===== flow/design.v =====
`timescale 1ns/1ps
module top(
	input clk,
	input rst,
	input valid,
	input dir,
	input signed [31:0] n,
	output [31:0] zeroCount,
	output signed [31:0] xOut
);
	reg signed [31:0] xReg;
	wire signed [31:0] xNext;
	always @(posedge clk or posedge rst)begin
		if(rst) xReg<=32'sd50;
		else if(valid) xReg<=xNext;
	end
	assign xOut=xReg;
	wire signed[31:0] signedN;
	assign signedN=dir? n: -n;
	wire signed [31:0] addOut;
	wire signed [31:0] modOut;
	wire signed [31:0] normOut;
	wire zeroHit;
	adder uAdd(.a(xReg), .b(signedN), .sum(addOut));
	modulo uMod(.in(addOut), .out(modOut));
	normalize uNorm(.in(modOut), .out(normOut));
	comparator uCmp(.in(normOut), .zero(zeroHit));
	assign xNext=normOut;
	counter uCnt(
		.clk(clk),
		.rst(rst),
		.inc(valid&zeroHit),
		.count(zeroCount)
	);
endmodule
module adder(
	input signed [31:0] a,
	input signed [31:0] b,
	output signed [31:0] sum
);
	assign sum=a+b;
endmodule
module modulo(
	input signed [31:0] in,
	output signed [31:0] out
);
	assign out=in%100;
endmodule
module normalize(
	input signed [31:0] in,
	output signed [31:0] out
);
	assign out=(in<0)? (in+100): in;
endmodule
module comparator(
	input signed [31:0] in,
	output zero
);
	assign zero = (in==0);
endmodule
module counter(
	input clk,
	input rst,
	input inc,
	output reg [31:0] count
);
	always @(posedge clk or posedge rst)begin
		if(rst) count<=32'd0;
		else if(inc) count<=count+1;
	end
endmodule

===== flow/run.sh =====
#!/bin/bash
# the make line also repeats each setting of config.mk as NAME=value (left out here)
make -C /OpenROAD-flow-scripts/flow DESIGN_CONFIG=/design/flow/config.mk WORK_HOME=/design/flow/orfs CLKGATE_MAP_FILE= finish

===== flow/config.mk =====
export PLATFORM = sky130hd
export DESIGN_NAME = top
export DESIGN_NICKNAME = top
export VERILOG_FILES = /design/flow/design.v
export SDC_FILE = /design/flow/constraint.sdc
export NUM_CORES = 4
export LEC_CHECK = 0
export ABC_AREA = 1
export CAP_MARGIN = 20
export CELL_PAD_IN_SITES_GLOBAL_PLACEMENT = 1
export CORE_ASPECT_RATIO = 1.85
export CORE_MARGIN = 2
export CORE_UTILIZATION = 40
export CTS_CLUSTER_DIAMETER = 24
export SETUP_SLACK_MARGIN = -1.18
export SLEW_MARGIN = 20

===== flow/constraint.sdc =====
create_clock -name core_clock -period 34.0 [get_ports {clk}]
set_input_delay 6.8000 -clock core_clock [delete_from_list [all_inputs] [get_ports {clk}]]
set_output_delay 6.8000 -clock core_clock [all_outputs]
set_load 0.01 [all_outputs]

==> results_tabular.tex, run 1 <==
% Table of physical implementation metrics
\begin{tabular}{lr}
\hline
Metric & Value \\
\hline
\multicolumn{2}{l}{\textbf{Worst hold path}} \\
\quad Path class of the lowest-slack min-delay path & register to register \\
\quad Hold-critical path endpoint & xReg[4] \\
\quad Worst Min Path Start & xReg[4] \\
\quad Cells on Worst Hold Path & 2 \\
\multicolumn{2}{l}{\textbf{Floorplanning}} \\
\quad Number of placement rows & 90 \\
\quad Initial Util & 0.404 \\
\quad Number of top-level pins & 100 \\
\quad Die outline width & 137 µm \\
\quad Die ar. & 34300 µm² \\
\quad Die height & 250 µm \\
\quad Floorplan core area & 32400 µm² \\
\multicolumn{2}{l}{\textbf{Cells and area}} \\
\quad Tally of non-filler cells in the final layout & 2624 \\
\quad Area Overhead vs Synth & 12.3\% \\
\quad Final design instance area without fill & 14700 µm² \\
\quad Tally of filler cells in the layout & 3596 \\
\quad Final net count & 2281 \\
\multicolumn{2}{l}{\textbf{Setup path}} \\
\quad Worst R2R Path Depth & 139 \\
\quad Worst path required time & 34.24 ns \\
\quad Nature of the critical path endpoint & register \\
\quad Crit-path most repeated cell & sky130\_fd\_sc\_hd\_\_nand2\_4 \\
\quad Cell count along the critical path & 145 \\
\quad Launch point of the critical path & n[1] \\
\quad Reg2reg start & xReg[0] \\
\quad Data arrival, critical path & 25.75 ns \\
\quad CP max-delay cell & sky130\_fd\_sc\_hd\_\_nor2\_4 \\
\quad Setup CP Type & input port to register \\
\quad Critical path destination & uCnt.count[1] \\
\quad Number of buffer and inverter instances along the worst setup path & 6 \\
\quad Critical path fanouts, max & 35 \\
\quad Maximum single-stage delay on the critical path & 0.67 ns \\
\quad Startpoint kind of the worst setup timing path & input port \\
\quad Reg-to-reg endpoint & uCnt.count[1] \\
\quad Cell type group with the largest total delay on the critical path & simple AND/OR/NAND/NOR gates \\
\quad Register-to-register setup slack & 16.68 ns \\
\multicolumn{2}{l}{\textbf{Final timing}} \\
\quad Fin Hold WS & 0.526 ns \\
\quad Count of final max-slew check failures & 0 \\
\quad Worst slew pin tran & 0.872 ns \\
\quad Min Clock Period, post-route & 25.51 ns \\
\quad Final-layout setup total negative slack & 0 ns \\
\quad Setup violation total in the final timing report & 0 \\
\quad Maximum clock frequency & 0.0392 GHz \\
\quad Max transition margin & 0.417 \\
\quad Final hold viol count & 0 \\
\quad Unrepaired setup endpoints after global routing & false \\
\quad Worst-case clock skew & 0.00884 ns \\
\quad Share of the clock period used by the worst path & 0.750 \\
\multicolumn{2}{l}{\textbf{Placed design}} \\
\quad Cell area after placement & 14400 µm² \\
\quad Dpl hpwl & 35.8 mm \\
\quad Gpl congestion & 0.881 \\
\quad Count of input and output buffers & 99 \\
\quad Number of cells after detailed placement & 2607 \\
\multicolumn{2}{l}{\textbf{GRT}} \\
\quad First-pass GRT wire length & 65.7 mm \\
\quad Via count of the first global-routing pass & 13.4k \\
\quad Aggregate global-route resource usage & 0.242 \\
\quad Number of antenna violations at the first check in global routing & 0 \\
\quad Total overflow reported by the global router & 0 \\
\quad Maximum number of pins on one net before global-route repair & 65 \\
\multicolumn{2}{l}{\textbf{Clock network}} \\
\quad Worst-case clock buffer depth & 2 \\
\quad Number of setup buffers added after CTS & 0 \\
\quad CTS Buf Count & 9 \\
\quad Clock latency reported for the late side of the worst-skew pair & 0.35 ns \\
\quad CTS tree & built \\
\quad Clock root buffer master & sky130\_fd\_sc\_hd\_\_clkbuf\_16 \\
\quad Clock sink count & 64 \\
\quad H-tree level count & 3 \\
\quad Post-cts repair resize count & 0 \\
\quad CTS hold repair buffers & 0 \\
\quad CTS clock-pin slew for the worst setup and hold paths & 0.06 ns \\
\multicolumn{2}{l}{\textbf{Job}} \\
\quad Number of max-cap violations & 0 \\
\quad Tool warnings & 31 \\
\multicolumn{2}{l}{\textbf{Synth}} \\
\quad Count leader, synth & sky130\_fd\_sc\_hd\_\_nand2\_1 \\
\quad FFs w/ async S/R, synth & 1.00 \\
\quad Ys cells & 2118 \\
\quad Arithmetic-cell share of the synthesized area counting full adders, half adders and majority gates & 0.0388 \\
\quad Main area contributors & sky130\_fd\_sc\_hd\_\_nand2\_1, sky130\_fd\_sc\_hd\_\_dfrtp\_1, sky130\_fd\_sc\_hd\_\_nand2\_2 \\
\quad Netlist area before placement & 13100 µm² \\
\quad Number of instances in the synthesized netlist & 2118 \\
\quad Post-Synth XOR/XNOR Area & 0.0695 \\
\quad Area figure in the yosys stat output & 13100 µm² \\
\quad Post-synth net total & 2194 \\
\quad Top area contributor share & 0.165 \\
\quad Yosys warning tally & 2 \\
\quad Share of the yosys chip area belonging to registers & 0.123 \\
\quad Dominant combinational cell family by area after synthesis & simple AND/OR/NAND/NOR gates \\
\quad Most area-hungry cell type in the Yosys netlist & sky130\_fd\_sc\_hd\_\_nand2\_1 \\
\quad Syn avg cell area & 6.18 µm² \\
\quad Flip-flops with a built-in enable & 0 \\
\quad Number of distinct library cells after synthesis & 60 \\
\quad Post-synthesis mux area share & 0 \\
\quad Most instantiated flip-flop cell in the synthesis netlist & sky130\_fd\_sc\_hd\_\_dfrtp\_1 \\
\quad Flops out of synthesis & 64 \\
\quad Simple-Gate Area Share & 0.588 \\
\quad Most instantiated cells after synthesis & sky130\_fd\_sc\_hd\_\_nand2\_1, sky130\_fd\_sc\_hd\_\_inv\_1, sky130\_fd\_sc\_hd\_\_nand2\_2 \\
\quad AND-OR/OR-AND Cells, Area Fraction & 0.0682 \\
\multicolumn{2}{l}{\textbf{Detailed routing}} \\
\quad Detail-routed via count per cell & 5.03 \\
\quad Total routed wirelength & 41.2 mm \\
\quad Diode count & 0 \\
\quad Number of remaining DRC errors & 0 \\
\quad Initial drt markers & 371 \\
\quad Routed via count & 13.2k \\
\quad Routed wire per std cell & 15.7 µm \\
\quad Number of detailed-route iterations in the first pass & 5 \\
\quad Antenna-violating nets left & 0 \\
\multicolumn{2}{l}{\textbf{Outcome}} \\
\quad Status & no timing/DRC/antenna violations \\
\hline
\end{tabular}
==> through the flow <==
stage | setup WS, ns | utilization
detailed placement | 7.90 | 0.444
CTS | 8.22 | 0.452
finish | 8.49 | 0.453
global route | 6.28 | 0.453
global placement | 8.11 | 0.444
floorplan | 12.45 | -
==> area by class of cell <==
cell class,count,area [µm²],area share
Clock inverter,7,47.5,0.00323
Multi-Input combinational cell,1706,10000,0.681
Clock buffer,9,225,0.0153
Timing Repair Buffer,103,1040,0.0708
Tap cell,414,518,0.0352
Inverter,321,1250,0.0849
Sequential cell,64,1610,0.109
==> metal layers <==
layer	global-route usage	vias up	wire length, µm
li1	-	6925	-
met1	0.216	6007	13800
met2	0.521	188	24900
met3	0.0146	87	761
met4	0.108	0	1770
met5	0	-	0
==> inputs of run 2 (changes only) <==
- ABC_AREA: 1 -> not set
- CAP_MARGIN: 20 -> 25
- CELL_PAD_IN_SITES_GLOBAL_PLACEMENT: 1 -> not set
- CORE_ASPECT_RATIO: 1.85 -> 0.94
- CTS_CLUSTER_DIAMETER: 24 -> 43
- GPL_TIMING_DRIVEN: not set -> 0
- MAX_ROUTING_LAYER: not set -> met4
- SETUP_SLACK_MARGIN: -1.18 -> not set
- TNS_END_PERCENT: not set -> 70
==> run 2 against run 1 <==
Compared with the run above:
- utilization up 0.74 points
- register-to-register slack worse by 6.2 ns
- worst setup slack worse by 6.1 ns
- design area up 5.3%
- non-clock buffer count up 63
- routed wire length down 1.5%
- critical path type unchanged
- largest cell class unchanged
- highest routed layer unchanged
==> results_tabular.tex, run 2 <==
% Table of physical implementation metrics
\begin{tabular}{lr}
\hline
Metric & Value \\
\hline
\multicolumn{2}{l}{\textbf{Worst hold path}} \\
\quad Hold-critical path endpoint & uCnt.count[31] \\
\quad Path class of the lowest-slack min-delay path & register to register \\
\quad Cells on Worst Hold Path & 1 (-1) \\
\quad Worst Min Path Start & uCnt.count[31] \\
\multicolumn{2}{l}{\textbf{Clock network}} \\
\quad H-tree level count & 3 (unchanged) \\
\quad Number of setup buffers added after CTS & 0 (unchanged) \\
\quad CTS clock-pin slew for the worst setup and hold paths & 0.06 ns (about the same) \\
\quad Clock root buffer master & sky130\_fd\_sc\_hd\_\_clkbuf\_16 \\
\quad CTS tree & built \\
\quad CTS hold repair buffers & 0 (unchanged) \\
\quad Post-cts repair resize count & 0 (unchanged) \\
\quad Clock sink count & 64 (unchanged) \\
\quad CTS Buf Count & 9 (unchanged) \\
\quad Worst-case clock buffer depth & 2 (unchanged) \\
\quad Clock latency reported for the late side of the worst-skew pair & 0.33 ns (-0.02 ns) \\
\multicolumn{2}{l}{\textbf{Setup path}} \\
\quad Critical path fanouts, max & 10 (-71\%) \\
\quad Data arrival, critical path & 31.84 ns (+6.09 ns) \\
\quad Reg-to-reg endpoint & uCnt.count[10] \\
\quad Cell count along the critical path & 84 (-42\%) \\
\quad Nature of the critical path endpoint & register \\
\quad Critical path destination & uCnt.count[10] \\
\quad Startpoint kind of the worst setup timing path & input port \\
\quad Crit-path most repeated cell & sky130\_fd\_sc\_hd\_\_a21oi\_1 \\
\quad Launch point of the critical path & n[6] \\
\quad Number of buffer and inverter instances along the worst setup path & 6 (unchanged) \\
\quad Setup CP Type & input port to register \\
\quad Maximum single-stage delay on the critical path & 0.77 ns (+0.10 ns) \\
\quad Cell type group with the largest total delay on the critical path & AND-OR/OR-AND gates \\
\quad CP max-delay cell & sky130\_fd\_sc\_hd\_\_xor2\_1 \\
\quad Reg2reg start & xReg[1] \\
\quad Register-to-register setup slack & 10.53 ns (-6.15 ns) \\
\quad Worst path required time & 34.20 ns (-0.04 ns) \\
\quad Worst R2R Path Depth & 78 (-44\%) \\
\multicolumn{2}{l}{\textbf{Floorplanning}} \\
\quad Die outline width & 194 µm (+42\%) \\
\quad Floorplan core area & 33600 µm² (+3.6\%) \\
\quad Number of top-level pins & 100 (unchanged) \\
\quad Number of placement rows & 65 (-28\%) \\
\quad Die ar. & 35600 µm² (+3.8\%) \\
\quad Die height & 183 µm (-27\%) \\
\quad Initial Util & 0.406 (+0.00218) \\
\multicolumn{2}{l}{\textbf{Detailed routing}} \\
\quad Initial drt markers & 1201 (+220\%) \\
\quad Number of remaining DRC errors & 0 (unchanged) \\
\quad Detail-routed via count per cell & 6.15 (+22\%) \\
\quad Top layer used by detailed routing & met4 \\
\quad Routed wire per std cell & 17.8 µm (+13\%) \\
\quad Antenna-violating nets left & 0 (unchanged) \\
\quad Total routed wirelength & 40.6 mm (-1.5\%) \\
\quad Number of detailed-route iterations in the first pass & 6 (+1) \\
\quad Routed via count & 14.0k (+6.3\%) \\
\quad Routed length on met1 & 20.4 mm (+48\%) \\
\quad Sum of met3 wire segment lengths after detailed routing & 2.11 mm (+180\%) \\
\quad Routed length on met2 & 17.4 mm (-30\%) \\
\multicolumn{2}{l}{\textbf{Cells and area}} \\
\quad Storage element area & 1610 µm² (unchanged) \\
\quad Area Overhead vs Synth & 13.5\% \\
\quad Final design instance area without fill & 15500 µm² (+5.3\%) \\
\quad Final net count & 1916 (-16\%) \\
\quad Tally of filler cells in the layout & 3328 (-7.5\%) \\
\quad Comb area & 11500 µm² (+15\%) \\
\multicolumn{2}{l}{\textbf{Final timing}} \\
\quad Unrepaired setup endpoints after global routing & false \\
\quad Fin Hold WS & 0.474 ns (-0.0524 ns) \\
\quad Share of the clock period used by the worst path & 0.931 (+0.180) \\
\quad Final-layout setup total negative slack & 0 ns (unchanged) \\
\quad Worst slew pin tran & 0.954 ns (+0.0818 ns) \\
\quad Final hold viol count & 0 (unchanged) \\
\quad Count of final max-slew check failures & 0 (unchanged) \\
\quad Maximum clock frequency & 0.0316 GHz (-19\%) \\
\quad Setup violation total in the final timing report & 0 (unchanged) \\
\quad Max transition margin & 0.362 (-0.0553) \\
\quad Min Clock Period, post-route & 31.64 ns (+6.13 ns) \\
\quad Worst-case clock skew & 0.0123 ns (+0.00342 ns) \\
\multicolumn{2}{l}{\textbf{Synth}} \\
\quad Flops out of synthesis & 64 (unchanged) \\
\quad Post-synth net total & 1806 (-18\%) \\
\quad Count leader, synth & sky130\_fd\_sc\_hd\_\_nor2\_1 \\
\quad Dominant combinational cell family by area after synthesis & AND-OR/OR-AND gates \\
\quad Top area contributor share & 0.112 (-0.0526) \\
\quad Most instantiated flip-flop cell in the synthesis netlist & sky130\_fd\_sc\_hd\_\_dfrtp\_1 \\
\quad Post-Synth XOR/XNOR Area & 0.113 (+0.0435) \\
\quad Netlist area before placement & 13600 µm² (+4.1\%) \\
\quad Share of the yosys chip area belonging to registers & 0.118 (-0.00486) \\
\quad FFs w/ async S/R, synth & 1.00 (unchanged) \\
\quad Post-synthesis mux area share & 0.0322 (+0.0322) \\
\quad Number of distinct library cells after synthesis & 141 (+140\%) \\
\quad Area figure in the yosys stat output & 13600 µm² (+4.1\%) \\
\quad Main area contributors & sky130\_fd\_sc\_hd\_\_dfrtp\_1, sky130\_fd\_sc\_hd\_\_a2111oi\_4, sky130\_fd\_sc\_hd\_\_xor2\_1 \\
\quad AND-OR/OR-AND Cells, Area Fraction & 0.393 (+0.325) \\
\quad Arithmetic-cell share of the synthesized area counting full adders, half adders and majority gates & 0.0433 (+0.00452) \\
\quad Yosys warning tally & 2 (unchanged) \\
\quad Simple-Gate Area Share & 0.262 (-0.326) \\
\quad Ys cells & 1730 (-18\%) \\
\quad Syn avg cell area & 7.88 µm² (+27\%) \\
\quad Most area-hungry cell type in the Yosys netlist & sky130\_fd\_sc\_hd\_\_dfrtp\_1 \\
\quad Number of instances in the synthesized netlist & 1730 (-18\%) \\
\quad Most instantiated cells after synthesis & sky130\_fd\_sc\_hd\_\_nor2\_1, sky130\_fd\_sc\_hd\_\_nand2\_1, sky130\_fd\_sc\_hd\_\_a21oi\_1 \\
\quad Flip-flops with a built-in enable & 0 (unchanged) \\
\multicolumn{2}{l}{\textbf{Job}} \\
\quad Tool warnings & 29 (-6.5\%) \\
\quad Number of max-cap violations & 0 (unchanged) \\
\multicolumn{2}{l}{\textbf{Outcome}} \\
\quad Status & no timing/DRC/antenna violations \\
\multicolumn{2}{l}{\textbf{GRT}} \\
\quad Number of antenna violations at the first check in global routing & 3 (+3) \\
\quad Aggregate global-route resource usage & 0.230 (-0.0126) \\
\quad Total overflow reported by the global router & 0 (unchanged) \\
\quad Maximum number of pins on one net before global-route repair & 34 (-48\%) \\
\quad First-pass GRT wire length & 67.4 mm (+2.5\%) \\
\quad Via count of the first global-routing pass & 13.1k (-2.3\%) \\
\multicolumn{2}{l}{\textbf{Placed design}} \\
\quad Dpl hpwl & 32.4 mm (-9.5\%) \\
\quad Count of input and output buffers & 98 (-1.0\%) \\
\quad Cell area after placement & 15200 µm² (+5.4\%) \\
\quad Gpl congestion & 0.947 (+7.5\%) \\
\hline
\end{tabular}
-- run 2: cell type report --
class / instances / area share
clock buffers: 12 / 0.0166
well taps: 435 / 0.0352
plain buffers: 67 / 0.0251
clock inverters: 4 / 0.00186
flip-flops and latches: 64 / 0.104
repair buffers: 99 / 0.0647
diodes: 3 / 0.000485
inverters: 35 / 0.00865
multi-input cells: 1564 / 0.744
-- run 2: routing by layer --
layer | global-route usage | up-vias
li1 | - | 6937
met5 | - | -
met1 | 0.334 | 6665
met2 | 0.343 | 406
met4 | 0.0452 | 0
met3 | 0.0263 | 35
-- run 2: through the flow --
stage | instances | worst slack [ns] | util
floorplan | 1730 | 6.56 | -
global placement | 2263 | 2.42 | 0.451
CTS | 2280 | 2.60 | 0.461
detailed placement | 2264 | 2.38 | 0.452
global route | 2283 | 0.440 | 0.461
finish | 2283 | 2.36 | 0.461
==> inputs of run 3 (changes only) <==
- ABC_AREA: not set -> 1
- CAP_MARGIN: 25 -> 20
- CORE_ASPECT_RATIO: 0.94 -> not set
- CORE_UTILIZATION: 40 -> 72
- CTS_CLUSTER_DIAMETER: 43 -> 385
- CTS_CLUSTER_SIZE: not set -> 93
- GPL_TIMING_DRIVEN: 0 -> not set
- MAX_ROUTING_LAYER: met4 -> not set
- SETUP_SLACK_MARGIN: not set -> 2.31
- TNS_END_PERCENT: 70 -> 10
- clock period: 34.0 -> 14.9 ns (I/O delays scaled with it)
==> run 3 against run 2 <==
Compared with the run above:
- the flow now stops in clock tree synthesis
- synthesized area shrank 4.0%
- synthesized cell count increased by 22%
- die area decreased by 46%
==> results_tabular.tex, run 3 <==
% Auto-generated results table
\begin{tabular}{lr}
\hline
Metric & Value \\
\hline
\multicolumn{2}{l}{\textbf{Synth}} \\
\quad Most instantiated flip-flop cell in the synthesis netlist & sky130\_fd\_sc\_hd\_\_dfrtp\_1 \\
\quad Most instantiated cells after synthesis & sky130\_fd\_sc\_hd\_\_nand2\_1, sky130\_fd\_sc\_hd\_\_inv\_1, sky130\_fd\_sc\_hd\_\_nand2\_2 \\
\quad Main area contributors & sky130\_fd\_sc\_hd\_\_nand2\_1, sky130\_fd\_sc\_hd\_\_dfrtp\_1, sky130\_fd\_sc\_hd\_\_nand2\_2 \\
\quad Dominant combinational cell family by area after synthesis & simple AND/OR/NAND/NOR gates \\
\quad Most area-hungry cell type in the Yosys netlist & sky130\_fd\_sc\_hd\_\_nand2\_1 \\
\quad Post-synthesis mux area share & 0 (-0.0322) \\
\quad Share of the yosys chip area belonging to registers & 0.123 (+0.00486) \\
\quad FFs w/ async S/R, synth & 1.00 (unchanged) \\
\quad Post-synth net total & 2194 (+21\%) \\
\quad Flops out of synthesis & 64 (unchanged) \\
\quad Arithmetic-cell share of the synthesized area counting full adders, half adders and majority gates & 0.0388 (-0.00452) \\
\quad Post-Synth XOR/XNOR Area & 0.0695 (-0.0435) \\
\quad AND-OR/OR-AND Cells, Area Fraction & 0.0682 (-0.325) \\
\quad Syn avg cell area & 6.18 µm² (-22\%) \\
\quad Number of distinct library cells after synthesis & 60 (-57\%) \\
\quad Simple-Gate Area Share & 0.588 (+0.326) \\
\quad Top area contributor share & 0.165 (+0.0526) \\
\quad Number of instances in the synthesized netlist & 2118 (+22\%) \\
\quad Ys cells & 2118 (+22\%) \\
\quad Yosys warning tally & 2 (unchanged) \\
\quad Count leader, synth & sky130\_fd\_sc\_hd\_\_nand2\_1 \\
\quad Flip-flops with a built-in enable & 0 (unchanged) \\
\quad Netlist area before placement & 13100 µm² (-4.0\%) \\
\quad Area figure in the yosys stat output & 13100 µm² (-4.0\%) \\
\multicolumn{2}{l}{\textbf{Floorplanning}} \\
\quad Initial Util & 0.731 (+0.326) \\
\quad Die height & 139 µm (-24\%) \\
\quad Die ar. & 19300 µm² (-46\%) \\
\quad Floorplan core area & 17900 µm² (-47\%) \\
\quad Number of placement rows & 49 (-25\%) \\
\quad Number of top-level pins & 100 (unchanged) \\
\quad Die outline width & 139 µm (-29\%) \\
\multicolumn{2}{l}{\textbf{Placed design}} \\
\quad Dpl hpwl & 38.4 mm (+19\%) \\
\quad Number of cells after detailed placement & 2756 (+22\%) \\
\quad Count of input and output buffers & 99 (+1.0\%) \\
\quad Cell area after placement & 16900 µm² (+11\%) \\
\quad Gpl congestion & 0.968 (+2.2\%) \\
\multicolumn{2}{l}{\textbf{Outcome}} \\
\quad First error message & [ERROR DPL-0038] Utilization greater than 100\%, impossible to legalize \\
\quad Status & did not finish \\
\quad Last stage & clock tree synthesis \\
\hline
\end{tabular}
## run 3: through the flow
stage                     hold WS [ns]  setup slack (ns)
after floorplan                  0.498             -2.62
after global placement           0.498             -3.72
after detailed placement         0.498             -5.64
==> inputs of run 4 (changes only) <==
- ABC_AREA: 1 -> not set
- CORE_UTILIZATION: 72 -> 10
- CTS_CLUSTER_DIAMETER: 385 -> not set
- CTS_CLUSTER_SIZE: 93 -> not set
- SETUP_SLACK_MARGIN: 2.31 -> not set
- TNS_END_PERCENT: 10 -> not set
- clock period: 14.9 -> 47.9 ns (I/O delays scaled with it)
==> run 4 against run 3 <==
Compared with the run above:
- the run now finishes clean
- synthesized cell count down 18%
- synthesized area is 4.1% higher
- die area rose to 7.2 times the previous value
==> results_tabular.tex, run 4 <==
% Table of physical implementation metrics
\begin{tabular}{lr}
\hline
Metric & Value \\
\hline
\multicolumn{2}{l}{\textbf{Outcome}} \\
\quad Status & no timing/DRC/antenna violations \\
\multicolumn{2}{l}{\textbf{Detailed routing}} \\
\quad Antenna-violating nets left & 0 \\
\quad Number of remaining DRC errors & 0 \\
\quad Total routed wirelength & 46.1 mm \\
\quad Diode count & 0 \\
\quad Initial drt markers & 1004 \\
\quad Routed via count & 14.1k \\
\quad Number of detailed-route iterations in the first pass & 6 \\
\quad Routed wire per std cell & 12.9 µm \\
\quad Detail-routed via count per cell & 3.94 \\
\multicolumn{2}{l}{\textbf{Synth}} \\
\quad Top area contributor share & 0.112 (-0.0526) \\
\quad Most area-hungry cell type in the Yosys netlist & sky130\_fd\_sc\_hd\_\_dfrtp\_1 \\
\quad Most instantiated cells after synthesis & sky130\_fd\_sc\_hd\_\_nor2\_1, sky130\_fd\_sc\_hd\_\_nand2\_1, sky130\_fd\_sc\_hd\_\_a21oi\_1 \\
\quad Flops out of synthesis & 64 (unchanged) \\
\quad Netlist area before placement & 13600 µm² (+4.1\%) \\
\quad AND-OR/OR-AND Cells, Area Fraction & 0.393 (+0.325) \\
\quad Flip-flops with a built-in enable & 0 (unchanged) \\
\quad Dominant combinational cell family by area after synthesis & AND-OR/OR-AND gates \\
\quad Arithmetic-cell share of the synthesized area counting full adders, half adders and majority gates & 0.0433 (+0.00452) \\
\quad Number of instances in the synthesized netlist & 1730 (-18\%) \\
\quad FFs w/ async S/R, synth & 1.00 (unchanged) \\
\quad Syn avg cell area & 7.88 µm² (+27\%) \\
\quad Number of distinct library cells after synthesis & 141 (+140\%) \\
\quad Simple-Gate Area Share & 0.262 (-0.326) \\
\quad Post-synthesis mux area share & 0.0322 (+0.0322) \\
\quad Area figure in the yosys stat output & 13600 µm² (+4.1\%) \\
\quad Most instantiated flip-flop cell in the synthesis netlist & sky130\_fd\_sc\_hd\_\_dfrtp\_1 \\
\quad Ys cells & 1730 (-18\%) \\
\quad Main area contributors & sky130\_fd\_sc\_hd\_\_dfrtp\_1, sky130\_fd\_sc\_hd\_\_a2111oi\_4, sky130\_fd\_sc\_hd\_\_xor2\_1 \\
\quad Post-Synth XOR/XNOR Area & 0.113 (+0.0435) \\
\quad Post-synth net total & 1806 (-18\%) \\
\quad Yosys warning tally & 2 (unchanged) \\
\quad Count leader, synth & sky130\_fd\_sc\_hd\_\_nor2\_1 \\
\quad Share of the yosys chip area belonging to registers & 0.118 (-0.00486) \\
\multicolumn{2}{l}{\textbf{GRT}} \\
\quad Maximum number of pins on one net before global-route repair & 65 \\
\quad First-pass GRT wire length & 73.1 mm \\
\quad Via count of the first global-routing pass & 13.0k \\
\quad Number of antenna violations at the first check in global routing & 4 \\
\quad Aggregate global-route resource usage & 0.0629 \\
\quad Total overflow reported by the global router & 0 \\
\multicolumn{2}{l}{\textbf{Setup path}} \\
\quad Cell type group with the largest total delay on the critical path & AND-OR/OR-AND gates \\
\quad Worst R2R Path Depth & 71 \\
\quad Startpoint kind of the worst setup timing path & input port \\
\quad Reg2reg start & xReg[1] \\
\quad Critical path fanouts, max & 29 \\
\quad Number of buffer and inverter instances along the worst setup path & 2 \\
\quad Register-to-register setup slack & 22.87 ns \\
\quad Critical path destination & uCnt.count[1] \\
\quad Launch point of the critical path & n[5] \\
\quad Cell count along the critical path & 77 \\
\quad Data arrival, critical path & 36.28 ns \\
\quad Reg-to-reg endpoint & uCnt.count[1] \\
\quad Worst path required time & 48.12 ns \\
\quad Nature of the critical path endpoint & register \\
\quad Setup CP Type & input port to register \\
\quad Maximum single-stage delay on the critical path & 0.91 ns \\
\quad CP max-delay cell & sky130\_fd\_sc\_hd\_\_a222oi\_1 \\
\multicolumn{2}{l}{\textbf{Clock network}} \\
\quad CTS tree & built \\
\quad Post-cts repair resize count & 0 \\
\quad Clock root buffer master & sky130\_fd\_sc\_hd\_\_clkbuf\_16 \\
\quad Clock latency reported for the late side of the worst-skew pair & 0.35 ns \\
\quad CTS clock-pin slew for the worst setup and hold paths & 0.07 ns \\
\quad H-tree level count & 3 \\
\quad Worst-case clock buffer depth & 2 \\
\quad Number of setup buffers added after CTS & 0 \\
\quad Clock sink count & 64 \\
\quad CTS hold repair buffers & 0 \\
\quad CTS Buf Count & 9 \\
\multicolumn{2}{l}{\textbf{Final timing}} \\
\quad Count of final max-slew check failures & 0 \\
\quad Maximum clock frequency & 0.0277 GHz \\
\quad Setup violation total in the final timing report & 0 \\
\quad Worst slew pin tran & 1.04 ns \\
\quad Share of the clock period used by the worst path & 0.753 \\
\quad Final hold viol count & 0 \\
\quad Unrepaired setup endpoints after global routing & false \\
\quad Min Clock Period, post-route & 36.06 ns \\
\quad Final-layout setup total negative slack & 0 ns \\
\quad Worst-case clock skew & 0.0146 ns \\
\quad Max transition margin & 0.304 \\
\quad Fin Hold WS & 0.490 ns \\
\multicolumn{2}{l}{\textbf{Floorplanning}} \\
\quad Floorplan core area & 135000 µm² (+660\%) \\
\quad Number of placement rows & 135 (+180\%) \\
\quad Initial Util & 0.101 (-0.631) \\
\quad Die ar. & 139000 µm² (+620\%) \\
\quad Die outline width & 373 µm (+170\%) \\
\quad Number of top-level pins & 100 (unchanged) \\
\quad Die height & 373 µm (+170\%) \\
\multicolumn{2}{l}{\textbf{Worst hold path}} \\
\quad Worst Min Path Start & uCnt.count[31] \\
\quad Path class of the lowest-slack min-delay path & register to register \\
\quad Hold-critical path endpoint & uCnt.count[31] \\
\quad Cells on Worst Hold Path & 1 \\
\multicolumn{2}{l}{\textbf{Cells and area}} \\
\quad Area Overhead vs Synth & 24.6\% \\
\quad Final net count & 1863 \\
\quad Tally of filler cells in the layout & 15.6k \\
\multicolumn{2}{l}{\textbf{Placed design}} \\
\quad Count of input and output buffers & 99 (unchanged) \\
\quad Dpl hpwl & 37.6 mm (-2.2\%) \\
\quad Gpl congestion & 0.858 (-11\%) \\
\multicolumn{2}{l}{\textbf{Job}} \\
\quad Tool warnings & 29 \\
\quad Number of max-cap violations & 0 \\
\hline
\end{tabular}
run 4: final cells by class:
cell class,count,area (µm²),share of cell area
Sequential cell,64,1610,0.0944
Clock buffer,10,239,0.0141
Inverter,35,131,0.00773
Clock inverter,6,138,0.00810
Tap cell,1781,2230,0.131
Timing Repair Buffer,113,1100,0.0645
Multi-Input combinational cell,1564,11600,0.680
run 4: per-stage QoR:
step | setup slack (ns) | cell area, µm² | utilization | std cells
floorplan | 17.68 | 13600 | - | 1730
global placement | 12.08 | 16600 | 0.123 | 3557
detailed placement | 11.81 | 16600 | 0.123 | 3557
CTS | 12.12 | 17000 | 0.125 | 3573
global route | 9.63 | 17000 | 0.125 | 3573
finish | 11.84 | 17000 | 0.125 | 3573
run 4: routing by layer:
metal / routed length (µm) / GRT usage / vias up
li1: - / - / 6812
met1: 21500 / 0.0857 / 6790
met3: 2040 / 0.00562 / 43
met4: 819 / 0.0137 / 2
met5: 11 / 0 / -
met2: 21800 / 0.107 / 422
==> inputs of run 5 (changes only) <==
- CAP_MARGIN: 20 -> 0
- CORE_MARGIN: 2 -> 9
- CORE_UTILIZATION: 10 -> 59
- CTS_CLUSTER_SIZE: not set -> 100
- GPL_ROUTABILITY_DRIVEN: not set -> 0
- SETUP_SLACK_MARGIN: not set -> -2.0
- TNS_END_PERCENT: not set -> 15
- clock period: 47.9 -> 34.0 ns (I/O delays scaled with it)
==> run 5 against run 4 <==
Compared with the run above:
- worst setup slack got worse by 11 ns
- largest cell class unchanged
- global-route usage grew 20 points
- design area fell by 11%
- via count is 0.32% lower
- first-iteration DRC count is 52% higher
- register-to-register slack worse by 14 ns
- cell count decreased by 42%
- hold slack gained 0.00061 ns
- non-clock buffer count up 5
- synthesized cell count unchanged
- flip-flop count unchanged
==> results_tabular.tex, run 5 <==
% Table of physical implementation metrics
\begin{tabular}{lr}
\hline
Metric & Value \\
\hline
\multicolumn{2}{l}{\textbf{Clock network}} \\
\quad Worst-case clock buffer depth & 2 (unchanged) \\
\quad H-tree level count & 3 (unchanged) \\
\quad CTS hold repair buffers & 0 (unchanged) \\
\quad Clock sink count & 64 (unchanged) \\
\quad CTS clock-pin slew for the worst setup and hold paths & 0.06 ns (about the same) \\
\quad Clock latency reported for the late side of the worst-skew pair & 0.34 ns (about the same) \\
\quad Post-cts repair resize count & 0 (unchanged) \\
\quad Number of setup buffers added after CTS & 0 (unchanged) \\
\quad Clock root buffer master & sky130\_fd\_sc\_hd\_\_clkbuf\_16 \\
\quad CTS Buf Count & 9 (unchanged) \\
\quad CTS tree & built \\
\multicolumn{2}{l}{\textbf{Synth}} \\
\quad Area figure in the yosys stat output & 13600 µm² (unchanged) \\
\quad Arithmetic-cell share of the synthesized area counting full adders, half adders and majority gates & 0.0433 (unchanged) \\
\quad AND-OR/OR-AND Cells, Area Fraction & 0.393 (unchanged) \\
\quad Flip-flops with a built-in enable & 0 (unchanged) \\
\quad Post-synth net total & 1806 (unchanged) \\
\quad Most instantiated cells after synthesis & sky130\_fd\_sc\_hd\_\_nor2\_1, sky130\_fd\_sc\_hd\_\_nand2\_1, sky130\_fd\_sc\_hd\_\_a21oi\_1 \\
\quad Yosys warning tally & 2 (unchanged) \\
\quad FFs w/ async S/R, synth & 1.00 (unchanged) \\
\quad Number of instances in the synthesized netlist & 1730 (unchanged) \\
\quad Simple-Gate Area Share & 0.262 (unchanged) \\
\quad Share of the yosys chip area belonging to registers & 0.118 (unchanged) \\
\quad Flops out of synthesis & 64 (unchanged) \\
\quad Post-synthesis mux area share & 0.0322 (unchanged) \\
\quad Syn avg cell area & 7.88 µm² (unchanged) \\
\quad Top area contributor share & 0.112 (unchanged) \\
\quad Ys cells & 1730 (unchanged) \\
\quad Number of distinct library cells after synthesis & 141 (unchanged) \\
\quad Netlist area before placement & 13600 µm² (unchanged) \\
\quad Main area contributors & sky130\_fd\_sc\_hd\_\_dfrtp\_1, sky130\_fd\_sc\_hd\_\_a2111oi\_4, sky130\_fd\_sc\_hd\_\_xor2\_1 \\
\quad Most area-hungry cell type in the Yosys netlist & sky130\_fd\_sc\_hd\_\_dfrtp\_1 \\
\quad Dominant combinational cell family by area after synthesis & AND-OR/OR-AND gates \\
\quad Most instantiated flip-flop cell in the synthesis netlist & sky130\_fd\_sc\_hd\_\_dfrtp\_1 \\
\quad Post-Synth XOR/XNOR Area & 0.113 (unchanged) \\
\quad Count leader, synth & sky130\_fd\_sc\_hd\_\_nor2\_1 \\
\multicolumn{2}{l}{\textbf{GRT}} \\
\quad Aggregate global-route resource usage & 0.262 (+0.199) \\
\quad Total overflow reported by the global router & 0 (unchanged) \\
\quad Maximum number of pins on one net before global-route repair & 65 (unchanged) \\
\quad Via count of the first global-routing pass & 12.8k (-1.5\%) \\
\quad First-pass GRT wire length & 64.7 mm (-11\%) \\
\quad Number of antenna violations at the first check in global routing & 0 (-4) \\
\multicolumn{2}{l}{\textbf{Final timing}} \\
\quad Final-layout setup total negative slack & 0 ns (unchanged) \\
\quad Max transition margin & 0.290 (-0.0139) \\
\quad Share of the clock period used by the worst path & 0.977 (+0.225) \\
\quad Min Clock Period, post-route & 33.23 ns \\
\quad Final hold viol count & 0 (unchanged) \\
\quad Maximum clock frequency & 0.0301 GHz \\
\quad Worst slew pin tran & 1.07 ns (+0.0209 ns) \\
\quad Count of final max-slew check failures & 0 (unchanged) \\
\quad Worst-case clock skew & 0.0116 ns (-0.00301 ns) \\
\quad Setup violation total in the final timing report & 0 (unchanged) \\
\quad Slack of the critical path & 0.765 ns (-11.08 ns) \\
\multicolumn{2}{l}{\textbf{Floorplanning}} \\
\quad Initial Util & 0.600 (+0.500) \\
\quad Die outline width & 170 µm (-54\%) \\
\quad Number of top-level pins & 100 (unchanged) \\
\quad Floorplan core area & 22700 µm² (-83\%) \\
\quad Die ar. & 28900 µm² (-79\%) \\
\quad Die height & 170 µm (-54\%) \\
\quad Number of placement rows & 55 (-59\%) \\
\multicolumn{2}{l}{\textbf{Setup path}} \\
\quad Number of buffer and inverter instances along the worst setup path & 2 (unchanged) \\
\quad Worst R2R Path Depth & 73 (+2.8\%) \\
\quad Reg2reg start & xReg[10] \\
\quad Launch point of the critical path & n[5] \\
\quad Cell type group with the largest total delay on the critical path & AND-OR/OR-AND gates \\
\quad Critical path destination & uCnt.count[15] \\
\quad Startpoint kind of the worst setup timing path & input port \\
\quad Nature of the critical path endpoint & register \\
\quad Crit-path most repeated cell & sky130\_fd\_sc\_hd\_\_o21ai\_1 \\
\quad Setup CP Type & input port to register \\
\quad Worst path required time & 34.21 ns (-13.91 ns) \\
\quad Cell count along the critical path & 78 (+1.3\%) \\
\quad Critical path fanouts, max & 17 (-41\%) \\
\quad Maximum single-stage delay on the critical path & 0.86 ns (-0.05 ns) \\
\quad CP max-delay cell & sky130\_fd\_sc\_hd\_\_o311ai\_1 \\
\quad Data arrival, critical path & 33.45 ns (-2.83 ns) \\
\quad Register-to-register setup slack & 8.72 ns (-14.15 ns) \\
\quad Reg-to-reg endpoint & uCnt.count[15] \\
\multicolumn{2}{l}{\textbf{Detailed routing}} \\
\quad Routed wire per std cell & 18.8 µm (+46\%) \\
\quad Number of remaining DRC errors & 0 (unchanged) \\
\quad Diode count & 0 (unchanged) \\
\quad Detail-routed via count per cell & 6.74 (+71\%) \\
\quad Antenna-violating nets left & 0 (unchanged) \\
\quad Initial drt markers & 1522 (+52\%) \\
\quad Total routed wirelength & 39.2 mm (-15\%) \\
\quad Routed via count & 14.0k (-0.32\%) \\
\quad Number of detailed-route iterations in the first pass & 6 (unchanged) \\
\multicolumn{2}{l}{\textbf{Job}} \\
\quad Tool warnings & 31 (+6.9\%) \\
\quad Number of max-cap violations & 0 (unchanged) \\
\multicolumn{2}{l}{\textbf{Cells and area}} \\
\quad Tally of filler cells in the layout & 2020 (-87\%) \\
\quad Area Overhead vs Synth & 10.7\% \\
\quad Final design instance area without fill & 15100 µm² (-11\%) \\
\quad Final net count & 1868 (+0.27\%) \\
\multicolumn{2}{l}{\textbf{Placed design}} \\
\quad Dpl hpwl & 30.8 mm (-18\%) \\
\quad Setup Slack @ Placement & 0.979 ns (-10.83 ns) \\
\quad Count of input and output buffers & 99 (unchanged) \\
\quad Cell area after placement & 14800 µm² (-11\%) \\
\multicolumn{2}{l}{\textbf{Outcome}} \\
\quad Status & no timing/DRC/antenna violations \\
\multicolumn{2}{l}{\textbf{Worst hold path}} \\
\quad Hold-critical path endpoint & uCnt.count[18] \\
\quad Cells on Worst Hold Path & 1 (unchanged) \\
\quad Worst Min Path Start & uCnt.count[18] \\
\quad Path class of the lowest-slack min-delay path & register to register \\
\hline
\end{tabular}
-- run 5: area by class of cell --
type / count / area [µm²] / area share
clock buffer: 9 / 225 / 0.0149
clock inverter: 7 / 77.6 / 0.00514
inverter: 35 / 131 / 0.00870
multi-input combinational: 1564 / 11600 / 0.765
sequential: 64 / 1610 / 0.106
tap: 285 / 357 / 0.0236
timing repair buffer: 118 / 1150 / 0.0759
-- run 5: layer usage --
| layer | wire [µm] | track usage |
|---|---|---|
| met1 | 18600 | 0.369 |
| met2 | 17700 | 0.418 |
| met3 | 2360 | 0.0329 |
| met4 | 578 | 0.0543 |
| met5 | 0 | 0 |
-- run 5: stage by stage --
step	cells	hold WS (ns)	util
finish	2082	0.491	0.665
detailed placement	2066	0.476	0.651
floorplan	1730	0.504	-
global placement	2066	0.461	0.651
CTS	2082	0.494	0.665
global route	2082	0.507	0.665
==> inputs of run 6 (changes only) <==
- ABC_AREA: not set -> 1
- CAP_MARGIN: 0 -> 20
- CORE_MARGIN: 9 -> 2
- CORE_UTILIZATION: 59 -> 69
- CTS_CLUSTER_DIAMETER: not set -> 306
- CTS_CLUSTER_SIZE: 100 -> 99
- GPL_ROUTABILITY_DRIVEN: 0 -> not set
- PLACE_DENSITY: not set -> 0.36
- SETUP_SLACK_MARGIN: -2.0 -> not set
- TNS_END_PERCENT: 15 -> 5
- clock period: 34.0 -> 18.1 ns (I/O delays scaled with it)
==> run 6 against run 5 <==
Compared with the run above:
- the flow now stops in clock tree synthesis
- synthesized cell count up 22%
- synthesized area down 4.0%
- die area down 30%
==> results_tabular.tex, run 6 <==
% Auto-generated results table
\begin{tabular}{lr}
\hline
Metric & Value \\
\hline
\multicolumn{2}{l}{\textbf{Synth}} \\
\quad Number of instances in the synthesized netlist & 2118 (+22\%) \\
\quad Post-synthesis mux area share & 0 (-0.0322) \\
\quad Count leader, synth & sky130\_fd\_sc\_hd\_\_nand2\_1 \\
\quad Most instantiated flip-flop cell in the synthesis netlist & sky130\_fd\_sc\_hd\_\_dfrtp\_1 \\
\quad Yosys warning tally & 2 (unchanged) \\
\quad Top area contributor share & 0.165 (+0.0526) \\
\quad FFs w/ async S/R, synth & 1.00 (unchanged) \\
\quad AND-OR/OR-AND Cells, Area Fraction & 0.0682 (-0.325) \\
\quad Post-Synth XOR/XNOR Area & 0.0695 (-0.0435) \\
\quad Post-synth net total & 2194 (+21\%) \\
\quad Flip-flops with a built-in enable & 0 (unchanged) \\
\quad Ys cells & 2118 (+22\%) \\
\quad Share of the yosys chip area belonging to registers & 0.123 (+0.00486) \\
\quad Arithmetic-cell share of the synthesized area counting full adders, half adders and majority gates & 0.0388 (-0.00452) \\
\quad Most instantiated cells after synthesis & sky130\_fd\_sc\_hd\_\_nand2\_1, sky130\_fd\_sc\_hd\_\_inv\_1, sky130\_fd\_sc\_hd\_\_nand2\_2 \\
\quad Number of distinct library cells after synthesis & 60 (-57\%) \\
\quad Most area-hungry cell type in the Yosys netlist & sky130\_fd\_sc\_hd\_\_nand2\_1 \\
\quad Syn avg cell area & 6.18 µm² (-22\%) \\
\quad Main area contributors & sky130\_fd\_sc\_hd\_\_nand2\_1, sky130\_fd\_sc\_hd\_\_dfrtp\_1, sky130\_fd\_sc\_hd\_\_nand2\_2 \\
\quad Netlist area before placement & 13100 µm² (-4.0\%) \\
\quad Dominant combinational cell family by area after synthesis & simple AND/OR/NAND/NOR gates \\
\quad Flops out of synthesis & 64 (unchanged) \\
\quad Simple-Gate Area Share & 0.588 (+0.326) \\
\quad Area figure in the yosys stat output & 13100 µm² (-4.0\%) \\
\multicolumn{2}{l}{\textbf{Floorplanning}} \\
\quad Initial Util & 0.702 (+0.102) \\
\quad Die ar. & 20100 µm² (-30\%) \\
\quad Number of placement rows & 50 (-9.1\%) \\
\quad Number of top-level pins & 100 (unchanged) \\
\quad Die height & 142 µm (-17\%) \\
\quad Die outline width & 142 µm (-17\%) \\
\quad Floorplan core area & 18600 µm² (-18\%) \\
\multicolumn{2}{l}{\textbf{Placed design}} \\
\quad Count of input and output buffers & 99 (unchanged) \\
\quad Gpl congestion & 0.961 \\
\quad Dpl hpwl & 32.3 mm (+4.7\%) \\
\quad Number of cells after detailed placement & 2748 (+33\%) \\
\multicolumn{2}{l}{\textbf{Outcome}} \\
\quad First error message & [ERROR DPL-0033] detailed placement checks failed during check placement. \\
\quad Status & did not finish \\
\quad Last stage & clock tree synthesis \\
\hline
\end{tabular}
==> run 6: through the flow <==
step           hold WS [ns]  instance area (µm²)  setup WS (ns)   util
3_5_place_dp          0.516                16700          -2.94  0.895
3_3_place_gp          0.499                16700          -1.65  0.895
2_1_floorplan         0.498                13100         -0.101      -
==> inputs of run 7 (changes only) <==
- CELL_PAD_IN_SITES_DETAIL_PLACEMENT: not set -> 0
- CELL_PAD_IN_SITES_GLOBAL_PLACEMENT: not set -> 0
- CORE_ASPECT_RATIO: not set -> 1.78
- CORE_UTILIZATION: 69 -> 71
- CTS_CLUSTER_DIAMETER: 306 -> 234
- CTS_CLUSTER_SIZE: 99 -> 37
- GPL_ROUTABILITY_DRIVEN: not set -> 0
- MAX_ROUTING_LAYER: not set -> met4
- MIN_ROUTING_LAYER: not set -> met1
- PLACE_DENSITY: 0.36 -> 0.41
- TNS_END_PERCENT: 5 -> 100
- clock period: 18.1 -> 20.1 ns (I/O delays scaled with it)
==> run 7 against run 6 <==
Compared with the run above:
- synthesized area stayed put
- synthesized cell count stayed put
- die area is 2.5% lower
- the flow stops in global routing
==> results_tabular.tex, run 7 <==
% Auto-generated results table
\begin{tabular}{lr}
\hline
Metric & Value \\
\hline
\multicolumn{2}{l}{\textbf{Synth}} \\
\quad Netlist area before placement & 13100 µm² (unchanged) \\
\quad Number of distinct library cells after synthesis & 60 (unchanged) \\
\quad Dominant combinational cell family by area after synthesis & simple AND/OR/NAND/NOR gates \\
\quad AND-OR/OR-AND Cells, Area Fraction & 0.0682 (unchanged) \\
\quad Most instantiated flip-flop cell in the synthesis netlist & sky130\_fd\_sc\_hd\_\_dfrtp\_1 \\
\quad Flip-flops with a built-in enable & 0 (unchanged) \\
\quad Top area contributor share & 0.165 (unchanged) \\
\quad Ys cells & 2118 (unchanged) \\
\quad Most instantiated cells after synthesis & sky130\_fd\_sc\_hd\_\_nand2\_1, sky130\_fd\_sc\_hd\_\_inv\_1, sky130\_fd\_sc\_hd\_\_nand2\_2 \\
\quad Flops out of synthesis & 64 (unchanged) \\
\quad Yosys warning tally & 2 (unchanged) \\
\quad Most area-hungry cell type in the Yosys netlist & sky130\_fd\_sc\_hd\_\_nand2\_1 \\
\quad Syn avg cell area & 6.18 µm² (unchanged) \\
\quad Post-synth net total & 2194 (unchanged) \\
\quad Main area contributors & sky130\_fd\_sc\_hd\_\_nand2\_1, sky130\_fd\_sc\_hd\_\_dfrtp\_1, sky130\_fd\_sc\_hd\_\_nand2\_2 \\
\quad Share of the yosys chip area belonging to registers & 0.123 (unchanged) \\
\quad Area figure in the yosys stat output & 13100 µm² (unchanged) \\
\quad Simple-Gate Area Share & 0.588 (unchanged) \\
\quad Arithmetic-cell share of the synthesized area counting full adders, half adders and majority gates & 0.0388 (unchanged) \\
\quad FFs w/ async S/R, synth & 1.00 (unchanged) \\
\quad Number of instances in the synthesized netlist & 2118 (unchanged) \\
\quad Count leader, synth & sky130\_fd\_sc\_hd\_\_nand2\_1 \\
\quad Post-synthesis mux area share & 0 (unchanged) \\
\quad Post-Synth XOR/XNOR Area & 0.0695 (unchanged) \\
\multicolumn{2}{l}{\textbf{Floorplanning}} \\
\quad Die height & 185 µm (+31\%) \\
\quad Initial Util & 0.721 (+0.0184) \\
\quad Die ar. & 19600 µm² (-2.5\%) \\
\quad Die outline width & 106 µm (-25\%) \\
\quad Number of top-level pins & 100 (unchanged) \\
\quad Floorplan core area & 18200 µm² (-2.6\%) \\
\quad Number of placement rows & 66 (+32\%) \\
\multicolumn{2}{l}{\textbf{Outcome}} \\
\quad Last stage & global routing \\
\quad Status & did not finish \\
\quad First error message & [ERROR DPL-0038] Utilization greater than 100\%, impossible to legalize \\
\multicolumn{2}{l}{\textbf{Placed design}} \\
\quad Count of input and output buffers & 99 (unchanged) \\
\quad Number of cells after detailed placement & 2554 (-7.1\%) \\
\quad Setup Slack @ Placement & -1.07 ns (+1.87 ns) \\
\quad Cell area after placement & 15200 µm² (-9.1\%) \\
\quad Dpl hpwl & 30.7 mm (-5.1\%) \\
\multicolumn{2}{l}{\textbf{Clock network}} \\
\quad CTS Buf Count & 9 \\
\quad Worst-case clock buffer depth & 2 \\
\quad Clock sink count & 64 \\
\quad Clock root buffer master & sky130\_fd\_sc\_hd\_\_clkbuf\_16 \\
\quad H-tree level count & 3 \\
\quad CTS hold repair buffers & 0 \\
\hline
\end{tabular}
==> run 7: stage by stage <==
stage | hold slack (ns) | utilization
after floorplan | 0.498 | -
after global placement | 0.503 | 0.836
after detailed placement | 0.511 | 0.836
after CTS | 0.529 | 0.907
==> run 7: what timing repair did <==
action,CTS
resized,158
buffers inserted,39
gates cloned,2
endpoints found under the setup margin,62
pin swaps,64
==> inputs of run 8 (changes only) <==
- CAP_MARGIN: 20 -> 40
- CELL_PAD_IN_SITES_DETAIL_PLACEMENT: 0 -> 1
- CELL_PAD_IN_SITES_GLOBAL_PLACEMENT: 0 -> 1
- CORE_ASPECT_RATIO: 1.78 -> 1.84
- CORE_MARGIN: 2 -> 8
- CORE_UTILIZATION: 71 -> 25
- CTS_CLUSTER_DIAMETER: 234 -> 330
- GPL_TIMING_DRIVEN: not set -> 1
- HOLD_SLACK_MARGIN: not set -> 0.0
- MIN_ROUTING_LAYER: met1 -> met2
- PLACE_DENSITY: 0.41 -> not set
- PLACE_DENSITY_LB_ADDON: not set -> 0.23
- SETUP_SLACK_MARGIN: not set -> -2.0
- SLEW_MARGIN: 20 -> 10
- clock period: 20.1 -> 48.4 ns (I/O delays scaled with it)
==> run 8 against run 7 <==
Compared with the run above:
- the run now finishes clean
- die area rose to 3.1 times the previous value
- synthesized area did not move
- synthesized cell count did not move
==> results_tabular.tex, run 8 <==
% Table of physical implementation metrics
\begin{tabular}{lr}
\hline
Metric & Value \\
\hline
\multicolumn{2}{l}{\textbf{Setup path}} \\
\quad Cell type group with the largest total delay on the critical path & simple AND/OR/NAND/NOR gates \\
\quad Worst R2R Path Depth & 141 \\
\quad Reg-to-reg endpoint & uCnt.count[14] \\
\quad Reg2reg start & xReg[0] \\
\quad Critical path destination & uCnt.count[14] \\
\quad Number of buffer and inverter instances along the worst setup path & 8 \\
\quad Data arrival, critical path & 29.50 ns \\
\quad Cell count along the critical path & 150 \\
\quad Maximum single-stage delay on the critical path & 0.52 ns \\
\quad Worst path required time & 48.64 ns \\
\quad Setup CP Type & input port to register \\
\quad Launch point of the critical path & n[0] \\
\quad Crit-path most repeated cell & sky130\_fd\_sc\_hd\_\_nand2\_4 \\
\quad Critical path fanouts, max & 33 \\
\quad CP max-delay cell & sky130\_fd\_sc\_hd\_\_nand4\_4 \\
\quad Register-to-register setup slack & 30.04 ns \\
\quad Startpoint kind of the worst setup timing path & input port \\
\quad Nature of the critical path endpoint & register \\
\multicolumn{2}{l}{\textbf{Clock network}} \\
\quad Clock root buffer master & sky130\_fd\_sc\_hd\_\_clkbuf\_16 \\
\quad CTS tree & built \\
\quad CTS clock-pin slew for the worst setup and hold paths & 0.06 ns \\
\quad CTS Buf Count & 9 (unchanged) \\
\quad Post-cts repair resize count & 0 (-100\%) \\
\quad Clock latency reported for the late side of the worst-skew pair & 0.36 ns \\
\quad Clock sink count & 64 (unchanged) \\
\quad H-tree level count & 3 (unchanged) \\
\quad CTS hold repair buffers & 0 (unchanged) \\
\quad Number of setup buffers added after CTS & 0 (-100\%) \\
\quad Worst-case clock buffer depth & 2 (unchanged) \\
\multicolumn{2}{l}{\textbf{Detailed routing}} \\
\quad Detail-routed via count per cell & 6.62 \\
\quad Routed length on met1 & 0 µm \\
\quad Top layer used by detailed routing & met4 \\
\quad Sum of met3 wire segment lengths after detailed routing & 18.7 mm \\
\quad Number of remaining DRC errors & 0 \\
\quad Antenna-violating nets left & 0 \\
\quad Total routed wirelength & 54.1 mm \\
\quad Routed via count & 19.3k \\
\quad Routed wire per std cell & 18.6 µm \\
\quad Routed length on met2 & 32.0 mm \\
\quad Initial drt markers & 2815 \\
\quad Number of detailed-route iterations in the first pass & 8 \\
\multicolumn{2}{l}{\textbf{Placed design}} \\
\quad Count of input and output buffers & 99 (unchanged) \\
\quad Setup Slack @ Placement & 19.29 ns (+20.37 ns) \\
\quad Number of cells after detailed placement & 2892 (+13\%) \\
\quad Dpl hpwl & 42.1 mm (+37\%) \\
\multicolumn{2}{l}{\textbf{Floorplanning}} \\
\quad Number of placement rows & 114 (+73\%) \\
\quad Initial Util & 0.251 (-0.470) \\
\quad Die ar. & 60300 µm² (+210\%) \\
\quad Die outline width & 185 µm (+75\%) \\
\quad Floorplan core area & 52200 µm² (+190\%) \\
\quad Die height & 326 µm (+76\%) \\
\quad Number of top-level pins & 100 (unchanged) \\
\multicolumn{2}{l}{\textbf{Final timing}} \\
\quad Min Clock Period, post-route & 29.26 ns \\
\quad Final-layout setup total negative slack & 0 ns \\
\quad Worst slew pin tran & 0.871 ns \\
\quad Max transition margin & 0.418 \\
\quad Count of final max-slew check failures & 0 \\
\quad Unrepaired setup endpoints after global routing & false \\
\quad Share of the clock period used by the worst path & 0.605 \\
\quad Worst-case clock skew & 0.00660 ns \\
\quad Final hold viol count & 0 \\
\quad Maximum clock frequency & 0.0342 GHz \\
\quad Setup violation total in the final timing report & 0 \\
\quad Slack of the critical path & 19.14 ns \\
\multicolumn{2}{l}{\textbf{Synth}} \\
\quad Syn avg cell area & 6.18 µm² (unchanged) \\
\quad Dominant combinational cell family by area after synthesis & simple AND/OR/NAND/NOR gates \\
\quad Post-synth net total & 2194 (unchanged) \\
\quad Simple-Gate Area Share & 0.588 (unchanged) \\
\quad Post-synthesis mux area share & 0 (unchanged) \\
\quad Share of the yosys chip area belonging to registers & 0.123 (unchanged) \\
\quad Count leader, synth & sky130\_fd\_sc\_hd\_\_nand2\_1 \\
\quad Flip-flops with a built-in enable & 0 (unchanged) \\
\quad FFs w/ async S/R, synth & 1.00 (unchanged) \\
\quad Ys cells & 2118 (unchanged) \\
\quad Netlist area before placement & 13100 µm² (unchanged) \\
\quad Number of instances in the synthesized netlist & 2118 (unchanged) \\
\quad Most instantiated flip-flop cell in the synthesis netlist & sky130\_fd\_sc\_hd\_\_dfrtp\_1 \\
\quad Main area contributors & sky130\_fd\_sc\_hd\_\_nand2\_1, sky130\_fd\_sc\_hd\_\_dfrtp\_1, sky130\_fd\_sc\_hd\_\_nand2\_2 \\
\quad Number of distinct library cells after synthesis & 60 (unchanged) \\
\quad Area figure in the yosys stat output & 13100 µm² (unchanged) \\
\quad AND-OR/OR-AND Cells, Area Fraction & 0.0682 (unchanged) \\
\quad Flops out of synthesis & 64 (unchanged) \\
\quad Most area-hungry cell type in the Yosys netlist & sky130\_fd\_sc\_hd\_\_nand2\_1 \\
\quad Most instantiated cells after synthesis & sky130\_fd\_sc\_hd\_\_nand2\_1, sky130\_fd\_sc\_hd\_\_inv\_1, sky130\_fd\_sc\_hd\_\_nand2\_2 \\
\quad Top area contributor share & 0.165 (unchanged) \\
\quad Arithmetic-cell share of the synthesized area counting full adders, half adders and majority gates & 0.0388 (unchanged) \\
\quad Post-Synth XOR/XNOR Area & 0.0695 (unchanged) \\
\quad Yosys warning tally & 2 (unchanged) \\
\multicolumn{2}{l}{\textbf{Worst hold path}} \\
\quad Hold-critical path endpoint & uCnt.count[31] \\
\quad Path class of the lowest-slack min-delay path & register to register \\
\quad Cells on Worst Hold Path & 2 \\
\quad Worst Min Path Start & uCnt.count[31] \\
\multicolumn{2}{l}{\textbf{Cells and area}} \\
\quad Storage element area & 1610 µm² \\
\quad Tally of non-filler cells in the final layout & 2917 \\
\quad Tally of filler cells in the layout & 6807 \\
\quad Comb area & 10000 µm² \\
\quad Area Overhead vs Synth & 15.7\% \\
\quad Final net count & 2287 \\
\multicolumn{2}{l}{\textbf{GRT}} \\
\quad Maximum number of pins on one net before global-route repair & 57 \\
\quad Number of antenna violations at the first check in global routing & 0 \\
\quad Via count of the first global-routing pass & 20.9k \\
\quad First-pass GRT wire length & 82.7 mm \\
\quad Aggregate global-route resource usage & 0.282 \\
\quad Total overflow reported by the global router & 0 \\
\multicolumn{2}{l}{\textbf{Job}} \\
\quad Number of max-cap violations & 0 \\
\quad Tool warnings & 29 \\
\multicolumn{2}{l}{\textbf{Outcome}} \\
\quad Status & no timing/DRC/antenna violations \\
\hline
\end{tabular}
run 8: per-stage QoR:
step | instance area, µm² | util | hold slack (ns)
6_report | 15200 | 0.290 | 0.528
5_1_grt | 15100 | 0.290 | 0.565
4_1_cts | 15100 | 0.290 | 0.534
3_5_place_dp | 14800 | 0.284 | 0.518
3_3_place_gp | 14800 | 0.283 | 0.502
2_1_floorplan | 13100 | - | 0.498
run 8: metal layers:
metal | vias to the layer above | global-route usage
li1 | 6903 | -
met1 | 6985 | -
met2 | 5071 | 0.367
met3 | 345 | 0.315
met4 | 0 | 0.0466
met5 | - | -
run 8: area by class of cell:
type                    count  share of cell area
repair buffers            109              0.0720
inverters                 321              0.0823
diodes                      5            0.000825
multi-input cells        1706               0.661
flip-flops and latches     64               0.106
clock inverters             6             0.00454
well taps                 696              0.0575
clock buffers              10              0.0158
